==> run B: inputs <==
==> flow/design.v <==
module chipmunk
	#(parameter addrSize = 12)
	(input clk,
	 input reset,
	 input [addrSize-1:0] startPC,
	 input [7:0] dataBus,
	 output [7:0] dataBusWrite,
	 output reg [addrSize-1:0] addrBus,
	 output weMem,
	 output done);
	reg [7:0] aReg;               
	reg [7:0] xReg;               
	reg [7:0] yReg;               
	reg [5:0] spReg;              
	reg [addrSize-1:0] pcReg;     
	reg [addrSize-1:0] pcRegAlt;  
	reg [addrSize-1:0] eaReg;     
	reg [7:0] dataReg;            
	wire [7:0] dataRegPlus = dataReg+1;  
	reg cFlagReg, zFlagReg, nFlagReg;
	reg [5:0] opcode;             
	reg [1:0] parameter_size;     
	reg [3:0] state;              
	reg finished;                 
	reg [7:0] dataBusOutput;        
	reg [3:0] nextState;            
	wire [7:0] addSubResult;        
	wire addSubCarryOut;
	wire [7:0] shifterResult;       
	wire shifterCarry;
	wire [7:0] bitOperationResult;  
	wire OpLoadA         = opcode[5:1] == 5'b00000;
	wire OpLoadX         = opcode[5:1] == 5'b00001;
	wire OpLoadY         = opcode[5:1] == 5'b00010;
	wire OpIncDecMem     = opcode[5:2] == 4'b0111 && opcode[0];
	wire OpRolRorMem     = (opcode == 6'b011001 || opcode == 6'b011011);
	wire OpIncDec        = opcode[5:1] == 5'b10101;
	wire OpInxDex        = opcode[5:1] == 5'b10110;
	wire OpInyDey        = opcode[5:1] == 5'b10111;
	wire OpSta           = opcode == 6'b100001;
	wire OpStx           = opcode == 6'b100011;
	wire OpSty           = opcode == 6'b100101;
	wire OpLdaY          = opcode == 6'b101000;
	wire OpStaY          = opcode == 6'b101001;
	wire OpIndexY        = opcode[5:1] == 5'b10100;  
	wire OpSetCarryFlag  = opcode[5:1] == 5'b00011;
	wire OpUseAdder      = opcode[5:3] == 3'b001;
	wire OpUseBitOp      = opcode[5:2] == 4'b0100;
	wire OpUseShifter    = opcode[5:2] == 4'b0110;
	wire OpAdderUseCarry = opcode[5:2] == 4'b0011;
	wire OpCpx           = opcode[5:1] == 5'b01011;
	wire OpCpy           = opcode == 6'b011100;
	wire OpDoCompare     = opcode[5:2] == 4'b0101 || OpCpy;
	wire OpSubtractInstead = OpDoCompare ||                           
	                         (opcode[5:3] == 3'b001 && opcode[1]) ||  
	                         (opcode[5:3] == 3'b101 && opcode[0]);    
	wire aluUseX         = OpCpx || OpInxDex;
	wire aluUseY         = OpCpy || OpInyDey;
	reg OpReadMemory;  
	wire OpReadMemory2   = dataBus[2] && !dataBus[7] && dataBus[7:2] != 6'b000111;  
	wire OpBranch        = opcode[5:3] == 3'b111;  
	wire flagsMatch      = (!opcode[2] && (!opcode[1] || (opcode[0] == nFlagReg)))     
                        || (opcode[2]  && ((!opcode[1] && (opcode[0] == zFlagReg))     
                                         || (opcode[1] && (opcode[0] == cFlagReg))));  
	wire BranchTaken     = OpBranch && flagsMatch;
	always @(posedge clk) begin
		if (!reset)
			finished <= 0;
		else if(state == 4'b0000 && dataBus == 8'h83)  
			finished <= 1;
	end
	always @(posedge clk) begin
		if (!reset)
			state <= 4'b0000;
		else 
			state <= nextState; 
	end
	always @(posedge clk) begin
		if (state == 4'b0000) begin
			opcode <= dataBus[7:2];
			parameter_size <= dataBus[1:0];
			eaReg <= 0;    
			OpReadMemory <= OpReadMemory2;
			dataReg <= (dataBus[7:3] == 5'b10101 || dataBus[7:3] == 5'b10110 || dataBus[7:3] == 5'b10111);
		end else if(state == 4'b0001) begin  
			dataReg <= dataBus;
			eaReg[7:0] <= dataBus;
		end else if(state == 4'b0010 || state == 4'b1111)  
			eaReg[addrSize-1:8] <= dataBus;
		else if(state == 4'b0101)  
			dataReg <= dataBus + (OpIncDecMem ? (opcode[1] ? 8'hff : 8'h01): 0);
		else if (state == 4'b0011 || state == 4'b0100)  
			eaReg <= eaReg + ((state == 4'b0100) ? yReg : xReg);
		else if (state == 4'b0111)  
			eaReg <= {{8{dataReg[7]}}, dataReg[7:0]} + pcReg;
		else if (state == 4'b1110)  
			eaReg[7:0] <= dataBus;
	end
	always @(posedge clk) begin
		if (!reset)
			spReg <= 6'b111111;
		else if (state == 4'b1100 ||
		        (state == 4'b0000 &&
					((dataBus[7:5] == 3'b110 && dataBus[2])  
					|| (dataBus[7:2] == 6'b100111))  
				))
			spReg <= spReg + 1'b1;  
		else if (state == 4'b1000 || state == 4'b1010 || state == 4'b1011)
			spReg <= spReg - 1'b1;  
	end
	wire [7:0] aluLeft = aluUseX ? xReg : (aluUseY ? yReg : aReg);
	assign { addSubCarryOut, addSubResult } = 
		OpAdderUseCarry ? (OpSubtractInstead ?  
			aluLeft + {1'b0, ~dataReg[7:0]} + cFlagReg
			: aluLeft + dataReg + cFlagReg)
		: (OpSubtractInstead ?  
			aluLeft + {1'b0, ~dataReg[7:0]} + 1'b1  
			: aluLeft + dataReg);
	assign bitOperationResult = opcode[1] ? (aReg ^ dataReg) : ~(aReg | dataReg);
	wire [7:0] shifterLeft = opcode[0] ? dataReg : aReg;
	assign shifterResult = opcode[1] ?  
			(shifterLeft >> 1) | ((opcode[0] && cFlagReg) ? 8'b10000000 : 8'b00000000)  
			:(shifterLeft << 1) | ((opcode[0] && cFlagReg) ? 8'b00000001 : 8'b00000000);
	assign shifterCarry = opcode[1] ? shifterLeft[0] : shifterLeft[7];
	always @(posedge clk) begin
		if (state == 4'b0110) begin
			if (OpLoadA || OpLdaY)  
				aReg <= dataReg;
			else if (OpUseAdder || OpIncDec)  
				aReg <= addSubResult;
			else if (OpUseBitOp)  
				aReg <= bitOperationResult;
			else if (OpUseShifter && !opcode[0])  
				aReg <= shifterResult;
			else if (opcode == 6'b100100 || opcode == 6'b100110)  
				aReg <= xReg;
		end else if(state == 4'b1001 && opcode[2:1] == 2'b01)  
			aReg <= dataBus;
	end
	always @(posedge clk) begin
		if (state == 4'b0110) begin
			if (OpLoadX)  
				xReg <= dataReg;
			else if(OpInxDex)  
				xReg <= addSubResult;
			else if (opcode == 6'b100010 || opcode == 6'b100110)  
				xReg <= aReg;
		end else if(state == 4'b1001 && opcode[2:1] == 2'b10)  
			xReg <= dataBus;
	end
	always @(posedge clk) begin
		if (state == 4'b0110) begin
			if (OpLoadY)  
				yReg <= dataReg;
			else if(OpInyDey)  
				yReg <= addSubResult;
		end else if(state == 4'b1001 && opcode[2:1] == 2'b11)  
			yReg <= dataBus;
	end
	always @(posedge clk) begin
		if (state == 4'b0110) begin
			if (OpSetCarryFlag)  
				cFlagReg <= opcode[0];
			else if (OpUseAdder || OpDoCompare || OpIncDec || OpInxDex || OpInyDey) begin  
				nFlagReg <= addSubResult[7];
				zFlagReg <= (addSubResult == 8'b00000000) ? 1 : 0;
				if (OpUseAdder || OpDoCompare)  
					cFlagReg <= addSubCarryOut;
			end else if(OpUseBitOp) begin
				nFlagReg <= bitOperationResult[7];
				zFlagReg <= (bitOperationResult == 8'b00000000) ? 1 : 0;
			end else if(OpUseShifter) begin
				nFlagReg <= shifterResult[7];
				zFlagReg <= (shifterResult == 8'b00000000) ? 1 : 0;
				cFlagReg <= shifterCarry;
			end else if(OpLoadA || OpLoadX || OpLoadY || OpIncDecMem) begin
				nFlagReg <= dataReg[7];
				zFlagReg <= (dataReg == 8'b00000000) ? 1 : 0;
			end
		end else if(state == 4'b1001 && opcode[2:1] == 2'b00)
			{nFlagReg, zFlagReg, cFlagReg} <= dataBus[2:0];
	end
	always @(posedge clk) begin
		if (!reset)
			pcReg <= startPC; 
		else if(state == 4'b0000 || state == 4'b0001 || state == 4'b0010)
			pcReg <= pcReg + 1'b1;
		else if(state == 4'b0110 && BranchTaken) begin
			pcRegAlt <= pcReg;                  
			pcReg <= eaReg;
		end else if(state == 4'b1100) begin
			pcRegAlt[7:0] <= dataBus;           
		end else if(state == 4'b1101) begin
			pcReg <= {pcRegAlt[7:0], dataBus};  
		end
	end
	always @* begin
		case (state)
			4'b0101, 4'b0110:  
				addrBus <= eaReg;
			4'b1000, 4'b1001, 4'b1010, 4'b1011, 4'b1100, 4'b1101: 
				addrBus <= { {(addrSize-9){1'b0}}, 1'b1, 1'b1, 1'b1, spReg };  
			4'b0000, 4'b0001, 4'b0010:  
				addrBus <= pcReg;
			4'b1110:
				addrBus <= {{(addrSize-8){1'b0}}, dataReg};
			4'b1111:
				addrBus <= {{(addrSize-8){1'b0}}, dataRegPlus};
			default:
				addrBus <= {addrSize{1'b0}};
		endcase
	end
	always @* begin
		if (state == 4'b0110 && (OpSta || OpStaY))
			dataBusOutput <= aReg;
		else if (state == 4'b0110 && OpStx)
			dataBusOutput <= xReg;
		else if (state == 4'b0110 && OpSty)
			dataBusOutput <= yReg;
		else if (state == 4'b0110 && OpRolRorMem)  
			dataBusOutput <= shifterResult;
		else if (state == 4'b0110 && OpIncDecMem)  
			dataBusOutput <= dataReg;
		else if (state == 4'b1000)  
			dataBusOutput <= (opcode[2:1] == 2'b00) ? {1'b0, 1'b0, 1'b0, 1'b0, 1'b0, nFlagReg, zFlagReg, cFlagReg} :
			                 (opcode[2:1] == 2'b01) ? aReg :
			                 (opcode[2:1] == 2'b10) ? xReg :
			                 yReg;
		else if (state == 4'b1010)
			dataBusOutput <= pcRegAlt[7:0];
		else if (state == 4'b1011)
			dataBusOutput <= { {(16-addrSize){1'b0}}, pcRegAlt[addrSize-1:8] };
		else
			dataBusOutput <= 8'b00000000;
	end
	wire writeCycle =  ((state == 4'b0110 && (OpSta || OpStx || OpSty || OpStaY || OpIncDecMem || OpRolRorMem)) || state == 4'b1000 || state == 4'b1010 || state == 4'b1011);
	assign weMem = !writeCycle;  
	assign dataBusWrite = dataBusOutput;  
	assign done = finished;
	always @* begin		
		case (state)
			4'b0000:
				nextState = (dataBus[7:2] == 6'b100111) ? 4'b1100 :
					((dataBus[7:5] == 3'b110 && !dataBus[2]) ? 4'b1000 : 
					((dataBus[7:5] == 3'b110 && dataBus[2]) ? 4'b1001 :
					(dataBus[0] || dataBus[1]) ? 4'b0001 :
					(OpReadMemory2 ? 4'b0101 : 4'b0110)));
			4'b0001:
				nextState = parameter_size[1] ? 4'b0010 :   
				           (OpReadMemory ? 4'b0101 :     
				           (OpBranch ? 4'b0111 :          
				           (OpIndexY ? 4'b1110 :                 
				           4'b0110)));                         
			4'b0010:
				nextState = parameter_size[0] ? 4'b0011 :         
				(OpReadMemory ? 4'b0101 :                
				(OpIndexY ? 4'b0100 :                             
				4'b0110));
			4'b0011:
				nextState = OpReadMemory ? 4'b0101 : 4'b0110;
			4'b0101, 4'b0111:               
				nextState = 4'b0110;
			4'b0110:
				nextState = (BranchTaken && opcode[2:0] == 3'b001) ? 4'b1010 : 4'b0000;  
			4'b1011, 4'b1101, 4'b1001, 4'b1000:
				nextState = 4'b0000;
			4'b0100:
				nextState = OpLdaY ? 4'b0101 : 4'b0110;
			4'b1100:
				nextState = 4'b1101;
			4'b1010:
				nextState = 4'b1011;
			4'b1110:  
				nextState = 4'b1111;
			4'b1111:  
				nextState = 4'b0100;
		endcase
	end
endmodule
==> flow/run.sh <==
#!/bin/bash
# the make line also repeats each setting of config.mk as NAME=value (left out here)
make -C /OpenROAD-flow-scripts/flow DESIGN_CONFIG=/design/flow/config.mk WORK_HOME=/design/flow/orfs CLKGATE_MAP_FILE= finish
==> flow/config.mk <==
export PLATFORM = sky130hd
export DESIGN_NAME = chipmunk
export DESIGN_NICKNAME = chipmunk
export VERILOG_FILES = /design/flow/design.v
export SDC_FILE = /design/flow/constraint.sdc
export NUM_CORES = 4
export LEC_CHECK = 0
export ABC_AREA = 0
export CAP_MARGIN = 20
export CORE_ASPECT_RATIO = 0.5
export CORE_MARGIN = 2
export CORE_UTILIZATION = 72
export CTS_CLUSTER_DIAMETER = 248
export CTS_CLUSTER_SIZE = 99
export PLACE_DENSITY_LB_ADDON = 0.04
export SLEW_MARGIN = 20
export TNS_END_PERCENT = 20
==> flow/constraint.sdc <==
create_clock -name core_clock -period 2.38 [get_ports {clk}]
set_input_delay 0.4760 -clock core_clock [delete_from_list [all_inputs] [get_ports {clk}]]
set_output_delay 0.4760 -clock core_clock [all_outputs]
set_load 0.01 [all_outputs]
==> inputs of run P, as changes to run B <==
==> flow/config.mk (replaced) <==
export PLATFORM = sky130hd
export DESIGN_NAME = chipmunk
export DESIGN_NICKNAME = chipmunk
export VERILOG_FILES = /design/flow/design.v
export SDC_FILE = /design/flow/constraint.sdc
export NUM_CORES = 4
export LEC_CHECK = 0
export CAP_MARGIN = 20
export CORE_MARGIN = 2
export CORE_UTILIZATION = 72
export SLEW_MARGIN = 20
export TNS_END_PERCENT = 20
==> flow/constraint.sdc (replaced) <==
create_clock -name core_clock -period 4.53 [get_ports {clk}]
set_input_delay 0.9060 -clock core_clock [delete_from_list [all_inputs] [get_ports {clk}]]
set_output_delay 0.9060 -clock core_clock [all_outputs]
set_load 0.01 [all_outputs]
==> notes <==
Run P passed the timing, DRC and antenna checks. Run B stopped in clock tree synthesis (4_1_cts) (DPL-0038).
Of run P and run B, run B has the higher die size (gap about 0.4%, measured against run B).
In area after synthesis, run B and run P do not differ.
In synthesized cell count, run P and run B do not differ.
==> figures <==
	run P	run B
Post-Synthesis Cells	1280	1280
Area share of and/or/nand/nor cells after synthesis	19.63%	19.63%
Number of placed instances, taps included	1488	1729
DIE WIDTH	123.9 um	173.6 um
Y dimension of the die	123.9 um	88.79 um
Yosys reg bits	103	103
Number of standard cells reported by yosys	1280	1280
Synth Flop Type	sky130_fd_sc_hd__edfxtp_1	sky130_fd_sc_hd__edfxtp_1
Cell row count	43	30
Core area	13990 um^2	13810 um^2
Post-synthesis compound-gate area fraction	24.49%	24.49%
Setup Slack @ Placement	-0.03790 ns	-2.344 ns
Post-detailed-placement cell area	11260 um^2	13090 um^2
Initial Utilization	74.01%	74.95%
Die area	15350 um^2	15410 um^2
Run status	timing/DRC/antenna clean	stopped before the end
Failing step	-	clock tree synthesis (4_1_cts)
GP Congestion	1.070	1.075
HPWL after detailed placement	27.46 mm	35.90 mm
IO Port Bufs	43	43
